== the reference run ==
==> flow/design.v <==
`timescale 1ns/1ns
module ALU (
    input  logic clk,
    input  logic rst_n,
    input  logic [5:0] alu_op,
    input  logic word,
    input  logic [15:0] a,
    input  logic [15:0] b,
    input  logic cf_in,
    input  logic [4:0] shift_cnt,
    output logic [15:0] result
);
    logic [15:0] a_in, b_in;
    parameter ADD = 6'b000000;
    parameter SUB = 6'b000001;
    parameter CMP = 6'b000010;
    parameter INC = 6'b000011;
    parameter DEC = 6'b000100;
    parameter NEG = 6'b000101;
    parameter AND = 6'b000110;
    parameter OR = 6'b000111;
    parameter XOR = 6'b001000;
    parameter NOT = 6'b001001;
    parameter TEST = 6'b001010;
    parameter SHL = 6'b001011;
    parameter SHR = 6'b001100;
    parameter SAR = 6'b001101;
    parameter ROL = 6'b001110;
    parameter ROR = 6'b001111;
    parameter RCL = 6'b010000;
    parameter RCR = 6'b010001;
    parameter MUL = 6'b010010;
    parameter IMUL = 6'b010011;
    parameter DIV = 6'b010100;
    parameter IDIV = 6'b010101;
    always @(posedge clk or negedge rst_n) begin
        if (!rst_n) begin
            a_in <= 0;
            b_in <= 0;
        end else begin
            case(alu_op)
                ADD: begin
                    result <= a + b;
                end
                SUB: begin
                    result <= a - b;
                end
                CMP: begin
                    result <= a - b;
                end
                INC: begin
                    result <= a + 1;
                end
                DEC: begin
                    result <= a - 1;
                end
                NEG: begin
                    result <= 0 - a;
                end
                AND: begin
                    result <= a & b;
                end
                OR: begin
                    result <= a | b;
                end
                XOR: begin
                    result <= a ^ b;
                end
                NOT: begin
                    result <= ~a;
                end
                TEST: begin
                    result <= a & b;
                end
                SHL: begin
                    result <= a << shift_cnt;
                end
                SHR: begin
                    result <= a >> shift_cnt;
                end
                SAR: begin
                    result <= a >>> shift_cnt;
                end
                ROL: begin
                    result <= {a[15:0], a[15:0]};
                end
                ROR: begin
                    result <= {a[0], a[15:1]};
                end
                RCL: begin
                    result <= {a[15:0], cf_in};
                end
                RCR: begin
                    result <= {cf_in, a[15:0]};
                end
                MUL: begin
                    result <= a * b;    
                end
                IMUL: begin
                    result <= a * b;    
                end
                DIV: begin
                    result <= (b == 16'd0) ? 16'hFFFF : a / b;
                end
                IDIV: begin
                    result <= (b == 16'd0) ? 16'hFFFF : a / b;
                end
            endcase
        end
    end
endmodule
==> flow/config.mk <==
export PLATFORM = sky130hd
export DESIGN_NAME = ALU
export DESIGN_NICKNAME = ALU
export VERILOG_FILES = /design/flow/design.v
export SDC_FILE = /design/flow/constraint.sdc
export NUM_CORES = 4
export LEC_CHECK = 0
export ABC_AREA = 1
export CAP_MARGIN = 20
export CORE_MARGIN = 2
export CORE_UTILIZATION = 58
export HOLD_SLACK_MARGIN = 0.29
export SLEW_MARGIN = 20
export TNS_END_PERCENT = 5
==> flow/constraint.sdc <==
create_clock -name core_clock -period 56.3 [get_ports {clk}]
set_input_delay 11.2600 -clock core_clock [delete_from_list [all_inputs] [get_ports {clk}]]
set_output_delay 11.2600 -clock core_clock [all_outputs]
set_load 0.01 [all_outputs]
run.sh (not shown) runs the stock make flow with config.mk's settings and CLKGATE_MAP_FILE=.
The reference run has completed all stages; timing, DRC and antenna checks passed.
Inputs modified between the reference run and the trial run:
Settings: CORE_UTILIZATION changed from 58 to 65; HOLD_SLACK_MARGIN removed (was 0.29); ABC_AREA removed (was 1); CTS_CLUSTER_DIAMETER newly set to 84; the clock period (ns, I/O delays scaled along) changed from 56.3 to 30.6.
Findings:
- Post-cts repair resize count | the trial run above the reference run
- The reference run → the trial run: area fraction in and, or, nand and nor cells after synthesis lower; area fraction in xor and xnor cells higher; number of setup buffers added after CTS higher.
- As the logs show, the trial run stopped at global routing (5_1_grt) after a tool error, so it never reached the end of the flow.
- The trial run vs the reference run: synthesized cell count down by more than 10%
- Comparing die area for the trial run and the reference run, the smaller number came from the trial run.

* * *

Setup of wip/quartz:
Starts from the design.v that is shown in full above.
export LEC_CHECK = 0
export CAP_MARGIN = 5
export CORE_MARGIN = 2
export CORE_UTILIZATION = 72
export CTS_CLUSTER_SIZE = 36
export HOLD_SLACK_MARGIN = 0.29
export PLACE_DENSITY_LB_ADDON = 0.2
export SLEW_MARGIN = 25
export TNS_END_PERCENT = 5
create_clock -name core_clock -period 85.3 [get_ports {clk}]
For wip/raven, these inputs were changed with respect to wip/quartz:
# wip/quartz
export LEC_CHECK = 0
export CAP_MARGIN = 5
export CORE_MARGIN = 2
export CORE_UTILIZATION = 72
export CTS_CLUSTER_SIZE = 36
export HOLD_SLACK_MARGIN = 0.29
export PLACE_DENSITY_LB_ADDON = 0.2
export SLEW_MARGIN = 25
export TNS_END_PERCENT = 5
create_clock -name core_clock -period 85.3 [get_ports {clk}]
# wip/raven
export LEC_CHECK = 0
export CAP_MARGIN = 20
export CORE_MARGIN = 2
export CORE_UTILIZATION = 63
export SLEW_MARGIN = 30
create_clock -name core_clock -period 31.6 [get_ports {clk}]
### Flow results
Across wip/quartz and wip/raven, a clean result was obtained everywhere but in wip/raven. Sequential group power went up by more than 100% going from wip/quartz to wip/raven. | final period utilization | wip/raven vs wip/quartz | 44 points higher |. Diff wip/quartz..wip/raven | synthesized area per cell | unchanged. Relative to wip/quartz, wip/raven degrades overall power consumption.
## Diff of input files: wip/cedar against wip/raven
# wip/raven
export LEC_CHECK = 0
export CAP_MARGIN = 20
export CORE_MARGIN = 2
export CORE_UTILIZATION = 63
export SLEW_MARGIN = 30
create_clock -name core_clock -period 31.6 [get_ports {clk}]
# wip/cedar
export LEC_CHECK = 0
export ABC_AREA = 1
export CAP_MARGIN = 20
export CORE_MARGIN = 2
export CORE_UTILIZATION = 56
export CTS_CLUSTER_SIZE = 98
export SLEW_MARGIN = 20
create_clock -name core_clock -period 30.4 [get_ports {clk}]
### Flow results
From wip/raven to wip/cedar the numbers moved as follows: total power divided by cell area shows a reduction of 3.5 nW/um2; layout buffering overhead excluding clock cells now sits lower. Largest net degree at the start of global routing: wip/cedar and wip/raven compared, lower one is wip/cedar. Lower count of instantiated cells in the yosys netlist goes to wip/raven over wip/cedar. wip/cedar: no failed stages, no open violations at the end. Measured against each other, wip/cedar and wip/raven differ in clock network fraction of design power, the higher figure coming from wip/cedar. Run comparison: wip/cedar launching element of the worst setup path a[8]; wip/raven launching element of the worst setup path a[15]. On worst hold slack, wip/cedar does worse than wip/raven. Changes observed in wip/cedar relative to wip/raven: routing usage on met3 shrank by 7.4 points; count of inserted antenna diode cells decreased by 2 relative to the old numbers. Looking at wire length of the first global-routing pass, wip/cedar sits below wip/raven.

* * *

Starts from the design.v that is shown in full above.
export LEC_CHECK = 0
export CAP_MARGIN = 5
export CORE_MARGIN = 2
export CORE_UTILIZATION = 67
export CTS_CLUSTER_SIZE = 36
export HOLD_SLACK_MARGIN = 0.29
export SLEW_MARGIN = 20
export TNS_END_PERCENT = 5
create_clock -name core_clock -period 85.3 [get_ports {clk}]
The first run finished clean.
Rerun with:
Settings changed: CAP_MARGIN 5 to 20, CORE_UTILIZATION 67 to 63, CTS_CLUSTER_SIZE 36 to not set, HOLD_SLACK_MARGIN 0.29 to not set.
Clock period 85.3 ns to 29.3 ns, I/O delays scaled along.
What happened: With this change the flow died in 5_1_grt. Synthesized area does not change. Synthesized cell count is unchanged. Die area rose by about 6%.
Rerun with:
Settings changed: CORE_UTILIZATION 63 to 25, TNS_END_PERCENT 5 to not set.
Clock period 29.3 ns to 52.8 ns, I/O delays scaled along.
After rerunning:
- The new run finished clean
- synthesized cell count is unchanged
- area after synthesis stays the same
- die area climbs by 150%
Rerun with:
Settings changed: CORE_UTILIZATION 25 to 57.
Clock period 52.8 ns to 34.3 ns, I/O delays scaled along.
The changed run produced a clean layout.
Worst hold slack loses 3800 ps.
Global-route usage grows by 23 points.
Power rose by 62%.

* * *

// ALU: RTL as listed in full above, without the edits since
Settings: LEC_CHECK=0, ABC_AREA=1, CAP_MARGIN=20, CELL_PAD_IN_SITES_GLOBAL_PLACEMENT=2, CORE_ASPECT_RATIO=0.79, CORE_MARGIN=2, CORE_UTILIZATION=36, CTS_CLUSTER_SIZE=23, GPL_ROUTABILITY_DRIVEN=0, GPL_TIMING_DRIVEN=1, HOLD_SLACK_MARGIN=0.28, MAX_ROUTING_LAYER=met5, PLACE_DENSITY_LB_ADDON=0.01, SLEW_MARGIN=20, TNS_END_PERCENT=85; clock period 50.7 ns.
The baseline produced a clean layout.
Then changed:
- CELL_PAD_IN_SITES_GLOBAL_PLACEMENT: 2 -> default
- CORE_ASPECT_RATIO: 0.79 -> default
- CORE_UTILIZATION: 36 -> 65
- CTS_CLUSTER_SIZE: 23 -> default
- GPL_ROUTABILITY_DRIVEN: 0 -> default
- GPL_TIMING_DRIVEN: 1 -> default
- HOLD_SLACK_MARGIN: 0.28 -> default
- MAX_ROUTING_LAYER: met5 -> default
- PLACE_DENSITY_LB_ADDON: 0.01 -> default
- TNS_END_PERCENT: 85 -> 5
- clock period: 50.7 -> 56.3 ns (I/O delays scaled with it)
Outcome: The new run passed the timing, design-rule and antenna checks. Clock-buffer cell count is unchanged. Wire length decreases by 19%. Global-route usage increases by 12 points. Core utilization increases by 30 points. Cell count decreases by 8.8%. Non-clock buffer count decreases by 5. Synthesized area does not change. Total power decreases by 14%. Synthesized cell count does not change. First-iteration DRC count increases by 34%. Via count increases by 4.6%.
Then changed:
- CORE_UTILIZATION: 65 -> 66
- CTS_CLUSTER_DIAMETER: default -> 381
- CTS_CLUSTER_SIZE: default -> 74
- HOLD_SLACK_MARGIN: default -> 0.29
Effect:
- sequential power barely changes
- power is higher by 0.97%
- via count hardly moves
- final area barely changes
- maximum frequency falls by about 0.5%
- routed wire length increases by about 2%
- flip-flop count stays the same
- worst setup slack gets worse by 0.21 ns
- cell count does not change
Then changed:
- ABC_AREA: 1 -> default
- CORE_UTILIZATION: 66 -> 40
- CTS_CLUSTER_DIAMETER: 381 -> default
- CTS_CLUSTER_SIZE: 74 -> default
- HOLD_SLACK_MARGIN: 0.29 -> default
- TNS_END_PERCENT: 5 -> default
- clock period: 56.3 -> 100.0 ns (I/O delays scaled with it)
Critical path depth shrinks by 59.
Design area grows by about 1.1%.
Hold slack gets better by 8.7 ns.
Routed wire length grows by 12%.
Area after synthesis shrinks by 1.2%.
Power and IR drop assume default switching activity.
